==> inputs of job 2160 <==
## uart_pwm_top
module uart_pwm_top (
    input  wire        clk,         
    input  wire        rst_n,       
    input  wire        uart_rx,     
    output wire [8:0]  pwm_out,     
    output wire [6:0] seg0,
    output wire [6:0] seg1,
    output wire [6:0] seg2,
    output wire [6:0] seg3,
    output wire [3:0] pkt_count
);
Settings: LEC_CHECK=0, ABC_AREA=1, CAP_MARGIN=0, CORE_MARGIN=2, CORE_UTILIZATION=72, CTS_CLUSTER_DIAMETER=36, CTS_CLUSTER_SIZE=14, GPL_ROUTABILITY_DRIVEN=0, PLACE_DENSITY_LB_ADDON=0.16, SETUP_SLACK_MARGIN=1.12, SLEW_MARGIN=20; clock period 3.79 ns.
run.sh (not shown) runs the stock make flow with config.mk's settings and CLKGATE_MAP_FILE=.
==> job 5435 (differences from job 2160) <==
==> flow/config.mk (replaced) <==
export PLATFORM = sky130hd
export DESIGN_NAME = uart_pwm_top
export DESIGN_NICKNAME = uart_pwm_top
export VERILOG_FILES = /design/flow/design.v
export SDC_FILE = /design/flow/constraint.sdc
export NUM_CORES = 4
export LEC_CHECK = 0
export CAP_MARGIN = 20
export CORE_MARGIN = 2
export CORE_UTILIZATION = 65
export MAX_ROUTING_LAYER = met4
export SETUP_SLACK_MARGIN = 4.46
export SLEW_MARGIN = 20
export TNS_END_PERCENT = 5
==> flow/constraint.sdc (replaced) <==
create_clock -name core_clock -period 18.0 [get_ports {clk}]
set_input_delay 3.6000 -clock core_clock [delete_from_list [all_inputs] [get_ports {clk}]]
set_output_delay 3.6000 -clock core_clock [all_outputs]
set_load 0.01 [all_outputs]
==> job 7157 (differences from job 2160) <==
==> flow/config.mk (replaced) <==
export PLATFORM = sky130hd
export DESIGN_NAME = uart_pwm_top
export DESIGN_NICKNAME = uart_pwm_top
export VERILOG_FILES = /design/flow/design.v
export SDC_FILE = /design/flow/constraint.sdc
export NUM_CORES = 4
export LEC_CHECK = 0
export CAP_MARGIN = 20
export CORE_MARGIN = 2
export CORE_UTILIZATION = 71
export PLACE_DENSITY_LB_ADDON = 0.0
export SLEW_MARGIN = 20
==> notes <==
First-iteration DRC count, lowest first: job 7157, job 5435, job 2160.
The lowest utilization belongs to job 5435, the highest to job 2160.
Clock-buffer cell count: job 7157 > job 5435 > job 2160.
In job 7157 the via count is larger than in job 5435, by 1.3%.
Job 7157 produced a clean layout. Job 5435 finished with timing, DRC and antenna clean. Job 2160 produced a clean layout.
Of job 2160 and job 5435, job 2160 has the higher clock skew (gap 0.0046 ns).
==> figures <==
                                                                job 7157    job 5435    job 2160
Outcome                                         timing/DRC/antenna clean  timing/DRC/antenna clean  timing/DRC/antenna clean
DRT Pass-1 Iters                                                       7           5           5
Gr usage total                                                     0.329       0.311       0.345
Length of routed met2 wiring                                     19.8 mm     19.1 mm     21.5 mm
Number of global-route vias before repair                          12500       12200       14100
Syn nets                                                            1787        1787        2156
Non-filler cells, final                                             1988        2000        2399
Fillcell total                                                      1559        1851        1258
Flip-flop and latch area                                      8790 sq um  8790 sq um  8810 sq um
Non-clock buffer instance count of the final layout                   57          55         101
Placed wire-length estimate after detailed placement             26.5 mm     26.5 mm     25.6 mm
Share of synthesized area occupied by flip-flops and latches       0.503       0.503       0.509

---

==> inputs of run a <==
uart_pwm_top again, from the RTL that the note above started with.
export LEC_CHECK = 0
export ABC_AREA = 1
export CAP_MARGIN = 0
export CELL_PAD_IN_SITES_GLOBAL_PLACEMENT = 0
export CORE_ASPECT_RATIO = 1.05
export CORE_MARGIN = 2
export CORE_UTILIZATION = 72
export CTS_CLUSTER_SIZE = 55
export MAX_ROUTING_LAYER = met4
export PLACE_DENSITY_LB_ADDON = 0.06
export SETUP_SLACK_MARGIN = 1.09
export SLEW_MARGIN = 20
export TNS_END_PERCENT = 60
create_clock -name core_clock -period 3.79 [get_ports {clk}]
==> inputs of run b, as changes to run a <==
==> flow/config.mk (replaced) <==
export PLATFORM = sky130hd
export DESIGN_NAME = uart_pwm_top
export DESIGN_NICKNAME = uart_pwm_top
export VERILOG_FILES = /design/flow/design.v
export SDC_FILE = /design/flow/constraint.sdc
export NUM_CORES = 4
export LEC_CHECK = 0
export CAP_MARGIN = 20
export CORE_MARGIN = 2
export CORE_UTILIZATION = 70
export CTS_CLUSTER_SIZE = 34
export HOLD_SLACK_MARGIN = 0.3
export MAX_ROUTING_LAYER = met4
export SETUP_SLACK_MARGIN = 4.46
export SLEW_MARGIN = 20
export TNS_END_PERCENT = 5
==> flow/constraint.sdc (replaced) <==
create_clock -name core_clock -period 18.0 [get_ports {clk}]
set_input_delay 3.6000 -clock core_clock [delete_from_list [all_inputs] [get_ports {clk}]]
set_output_delay 3.6000 -clock core_clock [all_outputs]
set_load 0.01 [all_outputs]
==> inputs of run c, as changes to run a <==
==> flow/config.mk (replaced) <==
export PLATFORM = sky130hd
export DESIGN_NAME = uart_pwm_top
export DESIGN_NICKNAME = uart_pwm_top
export VERILOG_FILES = /design/flow/design.v
export SDC_FILE = /design/flow/constraint.sdc
export NUM_CORES = 4
export LEC_CHECK = 0
export CAP_MARGIN = 20
export CORE_MARGIN = 2
export CORE_UTILIZATION = 40
export MAX_ROUTING_LAYER = met4
export SLEW_MARGIN = 20
export TNS_END_PERCENT = 10
==> flow/constraint.sdc (replaced) <==
create_clock -name core_clock -period 20.0 [get_ports {clk}]
set_input_delay 4.0000 -clock core_clock [delete_from_list [all_inputs] [get_ports {clk}]]
set_output_delay 4.0000 -clock core_clock [all_outputs]
set_load 0.01 [all_outputs]
==> comparison table <==
quantity                                                                     run a                    run b                    run c
Run status                                                 complete, no violations  complete, no violations  complete, no violations
Unique cell types                                                               27                       53                       53
Power density normalized to cell area                                  372 nW/um^2             81.2 nW/um^2             71.8 nW/um^2
Setup repair after global routing missed its margin                            yes                       no                       no
Pin count of the biggest net entering global routing                            92                      134                      154
Number of global-route vias before repair                                   13,900                   11,800                   11,900
Crit path DRT                                                              3030 ps                14,400 ps                16,000 ps
Total Die Area                                                         25,200 um^2              26,200 um^2              45,300 um^2
Clock transition at the registers of the reported paths                      60 ps                    50 ps                    60 ps
Sequential cell area                                                     8800 um^2                8790 um^2                8790 um^2
Tapcell Cnt                                                                    300                      324                      585
Number of post-CTS setup repair buffers                                         39                        0                        0
Final weighted congestion in routability-driven placement                    0.841                    0.858                    0.819
Cell total in the yosys stat output                                          1,984                    1,615                    1,615
Reported sequential group power                                            3.75 mW                   789 uW                   710 uW
Placed wire-length estimate                                                26.1 mm                  25.9 mm                  26.3 mm
Placeable Area                                                         23,700 um^2              24,400 um^2              43,100 um^2
Sequential Power Share                                                       51.7%                    50.4%                    50.6%
Worst hold path depth                                                            -                        2                        1
Signal inverters                                                               231                      181                      181
Final Cell Area                                                        19,500 um^2              19,300 um^2              19,600 um^2
Critical Path Sink                                                         seg3[6]                  seg3[3]                  seg3[3]
Yosys simple share                                                           16.1%                    9.07%                    9.07%
Count of placed standard cells including taps                                2,255                    1,916                    2,178
Crit path buffers/inverters                                                      2                        3                        3

---

==> run R <==
==> flow/design.v <==
module uart_rx #(
    parameter CLOCKS_PER_PULSE = 4 ,  
              BITS_PER_WORD = 8,  
              W_OUT = 24  
) (
    input clk,rst_n,rx,
    output reg m_valid,
    output reg [W_OUT-1:0] m_data 
);
    localparam  IDLE    = 2'b00, 
                START   = 2'b01, 
                DATA    = 2'b10, 
                STOP    = 2'b11;
  	reg [1:0] state; 
    localparam NUM_WORDS = W_OUT / BITS_PER_WORD;
    reg[$clog2(CLOCKS_PER_PULSE)-1:0] c_clocks;
    reg[$clog2(BITS_PER_WORD)-1:0] c_bits;
    reg[$clog2(NUM_WORDS)-1:0] c_words;
    always @(posedge clk or negedge rst_n) begin
        if (!rst_n) begin
            {c_words,c_bits,c_clocks,m_valid,m_data} <= 1'b0;
            state <= IDLE;
        end else begin
            m_valid <= 0;
            case(state)
                IDLE: if(rx == 0)
                    state <= START;
                START: if(c_clocks == CLOCKS_PER_PULSE/2 - 1) begin
                        c_clocks <= 0;
                        state <= DATA;
                    end else begin
                        c_clocks <= c_clocks + 1;
                    end
              DATA:   if(c_clocks == CLOCKS_PER_PULSE-1)begin
                            c_clocks <= 0;
                            m_data <= {rx, m_data[W_OUT-1:1]};  
                            if(c_bits == BITS_PER_WORD-1) begin
                                c_bits <= 0;
                                state <= STOP;  
                                if(c_words == NUM_WORDS - 1) begin
                                    m_valid <= 1;  
                                    c_words <= 0;  
                                end else c_words <= c_words + 1;  
                            end else c_bits <= c_bits + 1;  
                        end else c_clocks <= c_clocks + 1;  
                STOP: if(c_clocks == CLOCKS_PER_PULSE - 1) begin
                        c_clocks <= 0;
                        state <= IDLE;  
                    end else c_clocks <= c_clocks + 1;
            endcase
        end
    end        
endmodule
module pwm_9ch #(
    parameter RESOLUTION = 16
)(
    input  wire                 clk,
    input  wire                 rst_n,
    input  wire [RESOLUTION-1:0] duty0,
    input  wire [RESOLUTION-1:0] duty1,
    input  wire [RESOLUTION-1:0] duty2,
    input  wire [RESOLUTION-1:0] duty3,
    input  wire [RESOLUTION-1:0] duty4,
    input  wire [RESOLUTION-1:0] duty5,
    input  wire [RESOLUTION-1:0] duty6,
    input  wire [RESOLUTION-1:0] duty7,
    input  wire [RESOLUTION-1:0] duty8,
    output reg  [8:0]           pwm_out
);
    reg [RESOLUTION-1:0] counter;
    always @(posedge clk or negedge rst_n) begin
        if (!rst_n)
            counter <= {RESOLUTION{1'b0}};
        else
            counter <= counter + 1;
    end
    always @(posedge clk or negedge rst_n) begin
        if (!rst_n) begin
            pwm_out <= 9'b0;
        end else begin
            pwm_out[0] <= (counter < duty0);
            pwm_out[1] <= (counter < duty1);
            pwm_out[2] <= (counter < duty2);
            pwm_out[3] <= (counter < duty3);
            pwm_out[4] <= (counter < duty4);
            pwm_out[5] <= (counter < duty5);
            pwm_out[6] <= (counter < duty6);
            pwm_out[7] <= (counter < duty7);
            pwm_out[8] <= (counter < duty8);
        end
    end
endmodule
module sev_seg_decorder(
    input [3:0] digit,
    output reg [6:0] seg
);
    always @(*)begin
        case(digit)
           4'd0: seg  = 7'b1000000;  
            4'd1: seg  = 7'b1111001;  
            4'd2: seg  = 7'b0100100;  
            4'd3: seg  = 7'b0110000;  
            4'd4: seg  = 7'b0011001;  
            4'd5: seg  = 7'b0010010;  
            4'd6: seg  = 7'b0000010;  
            4'd7: seg  = 7'b1111000;  
            4'd8: seg  = 7'b0000000;  
            4'd9: seg  = 7'b0010000;  
            4'd10: seg = 7'b0001000;  
            4'd11: seg = 7'b0000011;  
            4'd12: seg = 7'b1000110;  
            4'd13: seg = 7'b0100001;  
            4'd14: seg = 7'b0000110;  
            4'd15: seg = 7'b0001110;  
            default: seg = 7'b0111111;  
        endcase 
        end
endmodule
module uart_pwm_data_store #(
    parameter WIDTH = 16,
    parameter CHANNELS = 9
)(
    input  wire              clk,
    input  wire              rst_n,
    input  wire              rx_valid,
    input  wire [WIDTH-1:0]  rx_data,
    output reg  [3:0]        pkt_count,
    output reg [WIDTH-1:0] duty0,
    output reg [WIDTH-1:0] duty1,
    output reg [WIDTH-1:0] duty2,
    output reg [WIDTH-1:0] duty3,
    output reg [WIDTH-1:0] duty4,
    output reg [WIDTH-1:0] duty5,
    output reg [WIDTH-1:0] duty6,
    output reg [WIDTH-1:0] duty7,
    output reg [WIDTH-1:0] duty8
);
    reg [WIDTH-1:0] duty_reg [0:CHANNELS-1];
    integer k;
    always @(posedge clk or negedge rst_n) begin
        if (!rst_n) begin
            pkt_count <= 4'd0;
            for (k = 0; k < CHANNELS; k = k + 1)
                duty_reg[k] <= {WIDTH{1'b0}};
            duty0 <= 0; duty1 <= 0; duty2 <= 0;
            duty3 <= 0; duty4 <= 0; duty5 <= 0;
            duty6 <= 0; duty7 <= 0; duty8 <= 0;
        end else if (rx_valid) begin
            duty_reg[pkt_count] <= rx_data;
            duty0 <= duty_reg[0];
            duty1 <= duty_reg[1];
            duty2 <= duty_reg[2];
            duty3 <= duty_reg[3];
            duty4 <= duty_reg[4];
            duty5 <= duty_reg[5];
            duty6 <= duty_reg[6];
            duty7 <= duty_reg[7];
            duty8 <= duty_reg[8];
            if (pkt_count == CHANNELS-1)
                pkt_count <= 4'd0;
            else
                pkt_count <= pkt_count + 1;
        end
    end
endmodule
module uart_pwm_top (
    input  wire        clk,         
    input  wire        rst_n,       
    input  wire        uart_rx,     
    output wire [8:0]  pwm_out,     
    output wire [6:0] seg0,
    output wire [6:0] seg1,
    output wire [6:0] seg2,
    output wire [6:0] seg3,
    output wire [3:0] pkt_count
);
    wire        rx_valid;
    wire [15:0] rx_data;
    uart_rx #(.CLOCKS_PER_PULSE(434),  
              .BITS_PER_WORD(8), 
              .W_OUT(16) 
    ) uart_rx_inst (
        .clk(clk),
        .rst_n(rst_n),
        .rx(uart_rx),
        .m_data(rx_data),
        .m_valid(rx_valid)
    );
    wire [15:0] duty0, duty1, duty2, duty3, duty4, duty5, duty6, duty7, duty8;
    uart_pwm_data_store #(
        .WIDTH(16),
        .CHANNELS(9)
    ) data_store_inst (
        .clk(clk),
        .rst_n(rst_n),
        .rx_valid(rx_valid),
        .rx_data(rx_data),
        .pkt_count(pkt_count),
        .duty0(duty0), .duty1(duty1), .duty2(duty2),
        .duty3(duty3), .duty4(duty4), .duty5(duty5),
        .duty6(duty6), .duty7(duty7), .duty8(duty8)
    );
    pwm_9ch #(
        .RESOLUTION(16)
    ) pwm_inst (
        .clk(clk),
        .rst_n(rst_n),
        .duty0(duty0),
        .duty1(duty1),
        .duty2(duty2),
        .duty3(duty3),
        .duty4(duty4),
        .duty5(duty5),
        .duty6(duty6),
        .duty7(duty7),
        .duty8(duty8),
        .pwm_out(pwm_out)
    );
    wire [3:0] digit0 = rx_data[3:0];     
    wire [3:0] digit1 = rx_data[7:4];
    wire [3:0] digit2 = rx_data[11:8];
    wire [3:0] digit3 = rx_data[15:12];   
    sev_seg_decorder seg_inst0 (.digit(digit0), .seg(seg0));
    sev_seg_decorder seg_inst1 (.digit(digit1), .seg(seg1));
    sev_seg_decorder seg_inst2 (.digit(digit2), .seg(seg2));
    sev_seg_decorder seg_inst3 (.digit(digit3), .seg(seg3));
endmodule
==> flow/run.sh <==
#!/bin/bash
# the make line also repeats each setting of config.mk as NAME=value (left out here)
make -C /OpenROAD-flow-scripts/flow DESIGN_CONFIG=/design/flow/config.mk WORK_HOME=/design/flow/orfs CLKGATE_MAP_FILE= finish
==> flow/config.mk <==
export PLATFORM = sky130hd
export DESIGN_NAME = uart_pwm_top
export DESIGN_NICKNAME = uart_pwm_top
export VERILOG_FILES = /design/flow/design.v
export SDC_FILE = /design/flow/constraint.sdc
export NUM_CORES = 4
export LEC_CHECK = 0
export ABC_AREA = 1
export CAP_MARGIN = 0
export CORE_ASPECT_RATIO = 1.18
export CORE_MARGIN = 2
export CORE_UTILIZATION = 72
export CTS_CLUSTER_DIAMETER = 323
export CTS_CLUSTER_SIZE = 15
export PLACE_DENSITY_LB_ADDON = 0.02
export SETUP_SLACK_MARGIN = 1.11
export SLEW_MARGIN = 20
==> flow/constraint.sdc <==
create_clock -name core_clock -period 3.79 [get_ports {clk}]
set_input_delay 0.7580 -clock core_clock [delete_from_list [all_inputs] [get_ports {clk}]]
set_output_delay 0.7580 -clock core_clock [all_outputs]
set_load 0.01 [all_outputs]
==> run D: changes against run R <==
- ABC_AREA: 1 -> default
- CAP_MARGIN: 0 -> 20
- CORE_ASPECT_RATIO: 1.18 -> default
- CTS_CLUSTER_DIAMETER: 323 -> 36
- CTS_CLUSTER_SIZE: 15 -> 28
- PLACE_DENSITY_LB_ADDON: 0.02 -> 0.0
- SETUP_SLACK_MARGIN: 1.11 -> 1.08
==> results <==
item	run D	run R
Pin count of the biggest net entering global routing	173	130
Tally of non-filler cells in the final layout	2036	2358
Max stage delay on crit path	0.49 ns	0.42 ns
Number of nets at floorplan	1787	2156
Post-route standard cell area excluding fillers	20300 sq um	19000 sq um
Average cell area after synthesis	10.8 sq um	8.70 sq um
Portion of total power attributed to combinational logic	0.009	0.013
Via count of the first global-routing pass	13044	13300
Sequential standard cell area	8820 sq um	8810 sq um
Sequential fraction of the synthesis area	0.503	0.509
Status	timing/DRC/antenna clean	timing/DRC/antenna clean
Combinational fraction of the cell area	0.385	0.384
Tot GR Track Use	0.334	0.324
Fmax	0.361 GHz	0.370 GHz
Cts repair resizes	113	96
Power figures rest on the tool's default switching activity, not on a simulated workload.
